## cordic_sincos
module cordic_sincos(
	input clk,
	input rst,
	input start,
	input [15:0] z0,
	output ready,
	output reg done,
	output [15:0] x,
	output [15:0] y
	);
Settings: LEC_CHECK=0, ABC_AREA=1, CAP_MARGIN=20, CORE_MARGIN=2, CORE_UTILIZATION=71, CTS_CLUSTER_SIZE=72, PLACE_DENSITY_LB_ADDON=0.06, SETUP_SLACK_MARGIN=0.51, SLEW_MARGIN=20; clock period 3.44 ns.
run.sh (not shown) runs the stock make flow with config.mk's settings and CLKGATE_MAP_FILE=.
The baseline completed and failed the layout checks on negative setup slack.
Next try:
Settings changed: CORE_UTILIZATION 71 to 72, PLACE_DENSITY_LB_ADDON 0.06 to 0.03, SETUP_SLACK_MARGIN 0.51 to 1.01.
The new run failed in global routing (5_1_grt) with DPL-0038.
Synthesized cell count does not change.
Area after synthesis is unchanged.
Die area goes down by 1.3%.

Starting RTL as in the previous note.
Settings: LEC_CHECK=0, CAP_MARGIN=20, CELL_PAD_IN_SITES_GLOBAL_PLACEMENT=2, CORE_MARGIN=2, CORE_UTILIZATION=16, CTS_CLUSTER_SIZE=20, GPL_ROUTABILITY_DRIVEN=1, MAX_ROUTING_LAYER=met5, MIN_ROUTING_LAYER=met1, PLACE_DENSITY_LB_ADDON=0.16, SLEW_MARGIN=20, TNS_END_PERCENT=20; clock period 7.06 ns.
The first run produced a clean layout.
Change:
- CELL_PAD_IN_SITES_GLOBAL_PLACEMENT: 2 -> unset
- CORE_UTILIZATION: 16 -> 40
- CTS_CLUSTER_SIZE: 20 -> unset
- GPL_ROUTABILITY_DRIVEN: 1 -> unset
- MAX_ROUTING_LAYER: met5 -> unset
- MIN_ROUTING_LAYER: met1 -> unset
- PLACE_DENSITY_LB_ADDON: 0.16 -> unset
- TNS_END_PERCENT: 20 -> unset
- clock period: 7.06 -> 5.0 ns (I/O delays scaled with it)
Result: Wire length shrinks by 22%. Maximum frequency climbs by 15%. Die size shrinks by 59%. Critical path depth came out higher by 1.
Change:
- ABC_AREA: unset -> 1
- CORE_ASPECT_RATIO: unset -> 0.5
- CORE_UTILIZATION: 40 -> 47
- CTS_CLUSTER_DIAMETER: unset -> 209
- CTS_CLUSTER_SIZE: unset -> 99
- TNS_END_PERCENT: unset -> 15
Result:
- The changed run completed with no timing, DRC or antenna violations
- non-clock buffer count decreases by 11
- setup slack improved by 980 ps
- routed wire length rose by 3.1%
- synthesized cell count rises by 29%
- final area hardly moves
Change:
- ABC_AREA: 1 -> 0
- CORE_ASPECT_RATIO: 0.5 -> 1.91
=>
- The new run finished clean
- cell count drops by 17%
- total power climbs by 21%
- sequential power climbs by 18%
- critical path depth drops by 1
- worst setup slack gets worse by 950 ps
- routed wire length climbs by 7.4%
- synthesized cell count drops by 23%
- design area is about the same

== P ==
cordic_sincos again, from the RTL that the note above started with.
Settings: LEC_CHECK=0, ABC_AREA=0, CAP_MARGIN=15, CELL_PAD_IN_SITES_DETAIL_PLACEMENT=2, CELL_PAD_IN_SITES_GLOBAL_PLACEMENT=0, CORE_ASPECT_RATIO=1.51, CORE_MARGIN=2, CORE_UTILIZATION=16, CTS_CLUSTER_DIAMETER=293, GPL_TIMING_DRIVEN=1, MAX_ROUTING_LAYER=met4, MIN_ROUTING_LAYER=met1, PLACE_DENSITY_LB_ADDON=0.19, SLEW_MARGIN=20, TNS_END_PERCENT=95; clock period 3.63 ns.
Although it ran to completion, P produced a layout that fails the final checks because of setup timing.
diff inputs: P => S
- changing TNS_END_PERCENT from 95 to 40
- removing MAX_ROUTING_LAYER (formerly met4)
- changing CORE_ASPECT_RATIO from 1.51 to 0.5
- changing CORE_UTILIZATION from 16 to 46
- removing CELL_PAD_IN_SITES_DETAIL_PLACEMENT (formerly 2)
- setting SETUP_SLACK_MARGIN to 1.29 for the first time
- setting CTS_CLUSTER_SIZE to 100 for the first time
- changing CAP_MARGIN from 15 to 35
- changing CTS_CLUSTER_DIAMETER from 293 to 345
- changing the clock period (ns, I/O delays scaled along) from 3.63 to 4.9
[summary]
Lower wire length of the first global-routing pass among P and S: S
S completed; timing, DRC and antenna clean
In the tables for P and S, critical path depth reads higher with P.
Re clock share of power: S is 0.6 points up on P.

cordic_sincos again, from the RTL that the note above started with.
// cordic_sincos
module cordic_sincos(
	input clk,
	input rst,
	input start,
	input [15:0] z0,
	output ready,
	output reg done,
	output [15:0] x,
	output [15:0] y
	);
export LEC_CHECK = 0
export ABC_AREA = 0
export CAP_MARGIN = 20
export CELL_PAD_IN_SITES_DETAIL_PLACEMENT = 2
export CORE_MARGIN = 10
export CORE_UTILIZATION = 40
export CTS_CLUSTER_DIAMETER = 364
export CTS_CLUSTER_SIZE = 100
export PLACE_DENSITY_LB_ADDON = 0.14
export SLEW_MARGIN = 15
export TNS_END_PERCENT = 85
create_clock -name core_clock -period 2.91 [get_ports {clk}]
The baseline stopped in 4_1_cts.
Edit:
- ABC_AREA: 0 -> unset
- CELL_PAD_IN_SITES_DETAIL_PLACEMENT: 2 -> unset
- CORE_MARGIN: 10 -> 2
- CTS_CLUSTER_DIAMETER: 364 -> unset
- CTS_CLUSTER_SIZE: 100 -> unset
- PLACE_DENSITY_LB_ADDON: 0.14 -> unset
- SLEW_MARGIN: 15 -> 35
- TNS_END_PERCENT: 85 -> 10
- clock period: 2.91 -> 5.0 ns (I/O delays scaled with it)
Result: The new run finished clean; die area shrinks by about 20%; area after synthesis does not change; synthesized cell count stays the same.

Setup of v1:
Starting RTL as in the previous note.
clock: 2.99 ns
lec_check: 0
abc_area: 1
cap_margin: 0
core_margin: 2
core_utilization: 72
cts_cluster_diameter: 197
place_density_lb_addon: 0.25
setup_slack_margin: -0.26
slew_margin: 20
v1 terminated abnormally: 5_1_grt reported DPL-0038.
[inputs] v24 vs v1
- PLACE_DENSITY_LB_ADDON no longer set, was 0.25
- SETUP_SLACK_MARGIN now 1.01, was -0.26
- CTS_CLUSTER_DIAMETER no longer set, was 197
- CAP_MARGIN now 40, was 0
- ABC_AREA no longer set, was 1
- the clock period (ns, I/O delays scaled along) now 3.98, was 2.99
## What came out
[v24 vs v1] post-place setup slack: higher in v24
The flow for v24 finished, though final verification flagged negative setup slack.
On die size: v24 sits below v1.
v1 → v24: total setup buffers inserted after CTS now larger; post-placement cell count now smaller; mux contribution to synthesized area climbed 14 points.
Die extent in y: v24 vs v1 down about 1.5%
When the final numbers for v1 and v24 were put side by side, the synthesized-area fraction occupied by adder cells turned out to be greater in v24.
Summary of v24 over v1: synthesized-area fraction occupied by ao, oa, aoi and oai cells up 0.43 points; net count entering floorplan down 21%; chip area from the yosys synthesis statistics down 3.0%.
v24 vs v1: synthesized cell count down by more than 10%
[inputs] v35 vs v24
- CAP_MARGIN changed from 40 to 0
- SETUP_SLACK_MARGIN changed from 1.01 to -0.24
- CTS_CLUSTER_DIAMETER newly set to 105
[summary]
- No crash in v35: every stage finished, but the layout fails its final checks due to negative setup slack.
- [compare] base=v24 new=v35: slack of the critical path saw an increase, total power saw a decrease, non-clock buffer count saw a decrease.
- Between v24 and v35, overall routed net length is higher for v24, v35 comes in under that.
Setup changes, v35 to v19
- a deleted CTS_CLUSTER_DIAMETER that had been 105
- a change of CORE_UTILIZATION from 72 to 11
- a deleted SETUP_SLACK_MARGIN that had been -0.24
- a change of CAP_MARGIN from 0 to 20
- a change of the clock period (ns, I/O delays scaled along) from 3.98 to 7.7
Notes after the runs:
v19: done, clean on timing, DRC and antenna. On wire length, v35 loses to v19. From v19 to v35, sequential element share of the synthesized area did not move at all. Part of the total power dissipated in the clock network ended up 4.9 points higher on v19 than on v35. v35 vs v19, startpoint of the worst setup timing path: cnt[0] vs cnt[2]. [v19] wire length on met3 fell 1100 um relative to v35. v19 vs. v35: count of clock-buffer cells in the layout went up by 2. Delta (v19 minus v35): sequential share of power went up 2.7 points, maximum frequency went down 51 MHz, arrival time of the worst setup path went up 1.06 ns. Combinational fraction of design power, v35 and v19: lower on v19. Diff v35 and v19: shortest period the worst path allows lower in v35.
Power is estimated from default activity; no workload was simulated.
